==> zinc <==
Design core, start of the top module:
module core(input wire I_clk, 
    input wire I_reset,
    input wire I_irq_active,
    input wire MEM_ready,
    input wire[15:0] MEM_data_in, 
    input wire MEM_data_ready,
    output reg O_irq_ack,
    output reg MEM_exec, 
    output reg MEM_write,
    output reg[1:0] MEM_size, 
    output reg[15:0] MEM_addr, 
    output reg[15:0] MEM_data_out);
     localparam ADD     = 4'b0000;
    localparam SUB     = 4'b0001;
    localparam OR      = 4'b0010;
    localparam AND     = 4'b0011;
    localparam XOR     = 4'b0100;
    localparam NOT     = 4'b0101;
    localparam READ    = 4'b0110;
    localparam WRITE   = 4'b0111;
    localparam LOAD    = 4'b1000;
    localparam CMP     = 4'b1001;
    localparam SHIFT   = 4'b1010;
    localparam JMP     = 4'b1011;
    localparam JMPC    = 4'b1100;
    localparam SPECIAL = 4'b1101;
    localparam STACK   = 4'b1110;
     localparam FETCH         = 10'b0000000001;
    localparam DECODE        = 10'b0000000010;
    localparam REG_READ      = 10'b0000000100;
    localparam EXEC          = 10'b0000001000;
    localparam STORE         = 10'b0000010000;
    localparam REG_WRITE     = 10'b0000100000;
    localparam FETCH_IRQ_NUM = 10'b0001000000;
    localparam SAVE_PC       = 10'b0010000000;
    localparam ENTER_ISR     = 10'b0100000000;
    localparam DECREMENT_SP  = 10'b1000000000;
     localparam MEM_NOP   = 2'b00;
    localparam MEM_READ  = 2'b01;
    localparam MEM_WRITE = 2'b10;
    localparam RAM_SIZE  = 16'h8000;
    localparam APP       = 16'h0064;
    localparam TIMER1_COUNT         = RAM_SIZE - 10;
  ...
clock: 5.23 ns
lec_check: 0
abc_area: 1
cap_margin: 20
core_margin: 2
core_utilization: 68
cts_cluster_diameter: 345
cts_cluster_size: 17
setup_slack_margin: -0.52
slew_margin: 20
run.sh (not shown) runs the stock make flow with config.mk's settings and CLKGATE_MAP_FILE=.
==> onyx: changes against zinc <==
==> flow/config.mk (replaced) <==
export PLATFORM = sky130hd
export DESIGN_NAME = core
export DESIGN_NICKNAME = core
export VERILOG_FILES = /design/flow/design.v
export SDC_FILE = /design/flow/constraint.sdc
export NUM_CORES = 4
export LEC_CHECK = 0
export CAP_MARGIN = 10
export CELL_PAD_IN_SITES_DETAIL_PLACEMENT = 0
export CORE_ASPECT_RATIO = 0.58
export CORE_MARGIN = 5
export CORE_UTILIZATION = 25
export CTS_CLUSTER_DIAMETER = 183
export CTS_CLUSTER_SIZE = 93
export GPL_TIMING_DRIVEN = 1
export MAX_ROUTING_LAYER = met4
export MIN_ROUTING_LAYER = met2
export PLACE_DENSITY = 0.92
export SETUP_SLACK_MARGIN = 0.79
export SLEW_MARGIN = 20
==> flow/constraint.sdc (replaced) <==
create_clock -name core_clock -period 6.04 [get_ports {I_clk}]
set_input_delay 1.2080 -clock core_clock [delete_from_list [all_inputs] [get_ports {I_clk}]]
set_output_delay 1.2080 -clock core_clock [all_outputs]
set_load 0.01 [all_outputs]
==> juniper: changes against zinc <==
==> flow/config.mk (replaced) <==
export PLATFORM = sky130hd
export DESIGN_NAME = core
export DESIGN_NICKNAME = core
export VERILOG_FILES = /design/flow/design.v
export SDC_FILE = /design/flow/constraint.sdc
export NUM_CORES = 4
export LEC_CHECK = 0
export ABC_AREA = 1
export CAP_MARGIN = 20
export CELL_PAD_IN_SITES_DETAIL_PLACEMENT = 2
export CELL_PAD_IN_SITES_GLOBAL_PLACEMENT = 2
export CORE_ASPECT_RATIO = 0.52
export CORE_MARGIN = 3
export CORE_UTILIZATION = 40
export CTS_CLUSTER_SIZE = 72
export HOLD_SLACK_MARGIN = 0.08
export SLEW_MARGIN = 25
==> flow/constraint.sdc (replaced) <==
create_clock -name core_clock -period 9.51 [get_ports {I_clk}]
set_input_delay 1.9020 -clock core_clock [delete_from_list [all_inputs] [get_ports {I_clk}]]
set_output_delay 1.9020 -clock core_clock [all_outputs]
set_load 0.01 [all_outputs]
==> garnet: changes against zinc <==
==> flow/config.mk (replaced) <==
export PLATFORM = sky130hd
export DESIGN_NAME = core
export DESIGN_NICKNAME = core
export VERILOG_FILES = /design/flow/design.v
export SDC_FILE = /design/flow/constraint.sdc
export NUM_CORES = 4
export LEC_CHECK = 0
export CAP_MARGIN = 20
export CORE_MARGIN = 2
export CORE_UTILIZATION = 61
export SETUP_SLACK_MARGIN = 1.5
export SLEW_MARGIN = 20
==> results <==
| metric | onyx | zinc | garnet | juniper |
|---|---|---|---|---|
| Maximum Capacitance Violations | - | 0 | 0 | 0 |
| Number of sequential storage elements | - | 286 | 286 | 286 |
| Worst Max-Slew Pin Slew | - | 1.34 ns | 1.20 ns | 1.16 ns |
| Leakage dissipation | - | 11.4 nW | 10.2 nW | 11.7 nW |
| Combined area of all synthesized cells | 24,200 um^2 | 24,600 um^2 | 24,200 um^2 | 24,600 um^2 |
| Pre-antenna DRT Iters | - | 12 | 12 | 6 |
| Via count | - | 29,000 | 25,200 | 31,900 |
| Sum of net half-perimeters after detailed placement | 106,000 um | 75,100 um | 75,900 um | 127,000 um |
| Storage element area | - | 8140 um^2 | 8140 um^2 | 8140 um^2 |
| Reg2Reg Launch Point | - | decoder.O_immediate[6] | decoder.O_immediate[0] | register.O_rA_out[3] |
| Normalized max-slew margin | - | 10.1% | 19.4% | 21.6% |
| Status | aborted with a tool error | no timing/DRC/antenna violations | no timing/DRC/antenna violations | no timing/DRC/antenna violations |
| Failing step | 5_1_grt | - | - | - |
| Share of the yosys chip area belonging to registers | 33.6% | 33.0% | 33.6% | 33.0% |
| Area fraction in full adders, half adders and majority gates | 6.33% | 6.22% | 6.33% | 6.22% |
| Combinational Power | - | 314 uW | 168 uW | 219 uW |
| Worst slack at placement | 0.909 ns | 0.453 ns | 0.602 ns | 2.84 ns |
| Overall die width | 419 um | 194 um | 203 um | 350 um |
| Arrival time of the worst setup path | - | 3.88 ns | 4.30 ns | 5.02 ns |

* * *

==> v14: inputs <==
core again, from the RTL that the note above started with.
Design core, start of the top module:
module core(input wire I_clk, 
    input wire I_reset,
    input wire I_irq_active,
    input wire MEM_ready,
    input wire[15:0] MEM_data_in, 
    input wire MEM_data_ready,
    output reg O_irq_ack,
    output reg MEM_exec, 
    output reg MEM_write,
    output reg[1:0] MEM_size, 
    output reg[15:0] MEM_addr, 
    output reg[15:0] MEM_data_out);
make LEC_CHECK=0 ABC_AREA=1 CAP_MARGIN=20 CELL_PAD_IN_SITES_DETAIL_PLACEMENT=0 CELL_PAD_IN_SITES_GLOBAL_PLACEMENT=1 CORE_ASPECT_RATIO=0.56 CORE_MARGIN=2 CORE_UTILIZATION=16 GPL_ROUTABILITY_DRIVEN=0 HOLD_SLACK_MARGIN=0.25 MAX_ROUTING_LAYER=met5 SLEW_MARGIN=35 TNS_END_PERCENT=60 finish   # period 9.13 ns
==> inputs of v35, as changes to v14 <==
==> flow/config.mk (replaced) <==
export PLATFORM = sky130hd
export DESIGN_NAME = core
export DESIGN_NICKNAME = core
export VERILOG_FILES = /design/flow/design.v
export SDC_FILE = /design/flow/constraint.sdc
export NUM_CORES = 4
export LEC_CHECK = 0
export CAP_MARGIN = 10
export CELL_PAD_IN_SITES_DETAIL_PLACEMENT = 2
export CORE_ASPECT_RATIO = 0.58
export CORE_MARGIN = 8
export CORE_UTILIZATION = 25
export CTS_CLUSTER_DIAMETER = 158
export CTS_CLUSTER_SIZE = 93
export GPL_ROUTABILITY_DRIVEN = 0
export GPL_TIMING_DRIVEN = 0
export HOLD_SLACK_MARGIN = 0.08
export MAX_ROUTING_LAYER = met4
export MIN_ROUTING_LAYER = met2
export PLACE_DENSITY_LB_ADDON = 0.14
export SETUP_SLACK_MARGIN = 0.79
export SLEW_MARGIN = 20
==> flow/constraint.sdc (replaced) <==
create_clock -name core_clock -period 9.81 [get_ports {I_clk}]
set_input_delay 1.9620 -clock core_clock [delete_from_list [all_inputs] [get_ports {I_clk}]]
set_output_delay 1.9620 -clock core_clock [all_outputs]
set_load 0.01 [all_outputs]
==> inputs of v12, as changes to v14 <==
==> flow/config.mk (replaced) <==
export PLATFORM = sky130hd
export DESIGN_NAME = core
export DESIGN_NICKNAME = core
export VERILOG_FILES = /design/flow/design.v
export SDC_FILE = /design/flow/constraint.sdc
export NUM_CORES = 4
export LEC_CHECK = 0
export CAP_MARGIN = 20
export CORE_MARGIN = 2
export CORE_UTILIZATION = 40
export SLEW_MARGIN = 20
==> flow/constraint.sdc (replaced) <==
create_clock -name core_clock -period 7.0 [get_ports {I_clk}]
set_input_delay 1.4000 -clock core_clock [delete_from_list [all_inputs] [get_ports {I_clk}]]
set_output_delay 1.4000 -clock core_clock [all_outputs]
set_load 0.01 [all_outputs]
==> inputs of v32, as changes to v14 <==
==> flow/config.mk (replaced) <==
export PLATFORM = sky130hd
export DESIGN_NAME = core
export DESIGN_NICKNAME = core
export VERILOG_FILES = /design/flow/design.v
export SDC_FILE = /design/flow/constraint.sdc
export NUM_CORES = 4
export LEC_CHECK = 0
export ABC_AREA = 1
export CAP_MARGIN = 20
export CORE_MARGIN = 2
export CORE_UTILIZATION = 69
export SLEW_MARGIN = 20
==> flow/constraint.sdc (replaced) <==
create_clock -name core_clock -period 6.49 [get_ports {I_clk}]
set_input_delay 1.2980 -clock core_clock [delete_from_list [all_inputs] [get_ports {I_clk}]]
set_output_delay 1.2980 -clock core_clock [all_outputs]
set_load 0.01 [all_outputs]
==> comparison <==
Core utilization, lowest first: v14, v12, v32. Of v32 and v14, v32 has the higher worst hold slack (gap 19 ps). Against v32, the synthesized cell count of v12 is lower by 26%. Against v35, the die size of v12 is smaller by about 40%. Flip-flop count is the same in v12 and v32. Sequential power: v14 < v12 < v32. Against v14, the non-clock buffer count of v32 is lower by 23. In v12 the sequential share of layout area is higher than in v14, by 2.4 points. v35 failed in global routing (5_1_grt) with GRT-0116. v12 passed the timing, DRC and antenna checks. v14 finished with timing, DRC and antenna clean. v32 went through all stages and came out clean. First-iteration DRC count: v32 is larger than v14 (43%). Of v12 and v32, v32 has the higher synthesized area (gap 1.6%, measured against v32).
==> figures <==
| quantity | v14 | v12 | v35 | v32 |
|---|---|---|---|---|
| Run status | no timing/DRC/antenna violations | no timing/DRC/antenna violations | aborted with a tool error | no timing/DRC/antenna violations |
| Stage where the flow stopped | - | - | global routing (5_1_grt) | - |
| Vias per Instance | 4.81 | 6.68 | - | 7.14 |
| Total clock network power | 1440 uW | 1620 uW | - | 1540 uW |
| Mean area per synthesized cell | 6.75 sq um | 8.99 sq um | 8.99 sq um | 6.75 sq um |
| Max-capacitance violation count | 0 | 0 | - | 0 |
| Total number of cells along the worst setup path | 9 | 10 | - | 9 |
| Endpoints failing setup | 0 | 0 | - | 0 |
| Adder and majority cell fraction of the synthesized area | 0.0622 | 0.0633 | 0.0633 | 0.0622 |
| Number of endpoints with negative hold slack in the final report | 0 | 0 | - | 0 |
| Placeable core region | 152000 sq um | 60100 sq um | 96700 sq um | 35400 sq um |
| Wire length on met2 | 42100 microns | 44000 microns | - | 42400 microns |
| Type of the setup path with the least slack | in2out | reg2out | - | in2out |
| Fraction of area in multi-input gates | 0.497 | 0.563 | - | 0.542 |
| Xor/xnor share of the synthesized area | 0.0167 | 0.0451 | 0.0451 | 0.0167 |
| Aggregate negative setup slack | 0 ps | 0 ps | - | 0 ps |
| Count of warning messages emitted by the tools | 79 | 82 | - | 86 |
| Clk pwr share | 0.466 | 0.447 | - | 0.398 |
| Worst Hold Path EP | decoder.O_rD_write_pos[1]$_DFF_P_ | ctrl_unit.O_state[3]$_DFF_P_ | - | decoder.O_rD_write_pos[1]$_DFF_P_ |
| Post-placement setup slack | 2600 ps | 1690 ps | 2310 ps | 1030 ps |
| Hold Startpoint | decoder.O_rD_write_pos[1]$_DFF_P_ | ctrl_unit.wait_irq_number$_SDFFE_PP0P_ | - | decoder.O_rD_write_pos[1]$_DFF_P_ |
| Final critical-path setup slack | 2550 ps | 1590 ps | - | 805 ps |
Power is estimated from default activity; no workload was simulated.
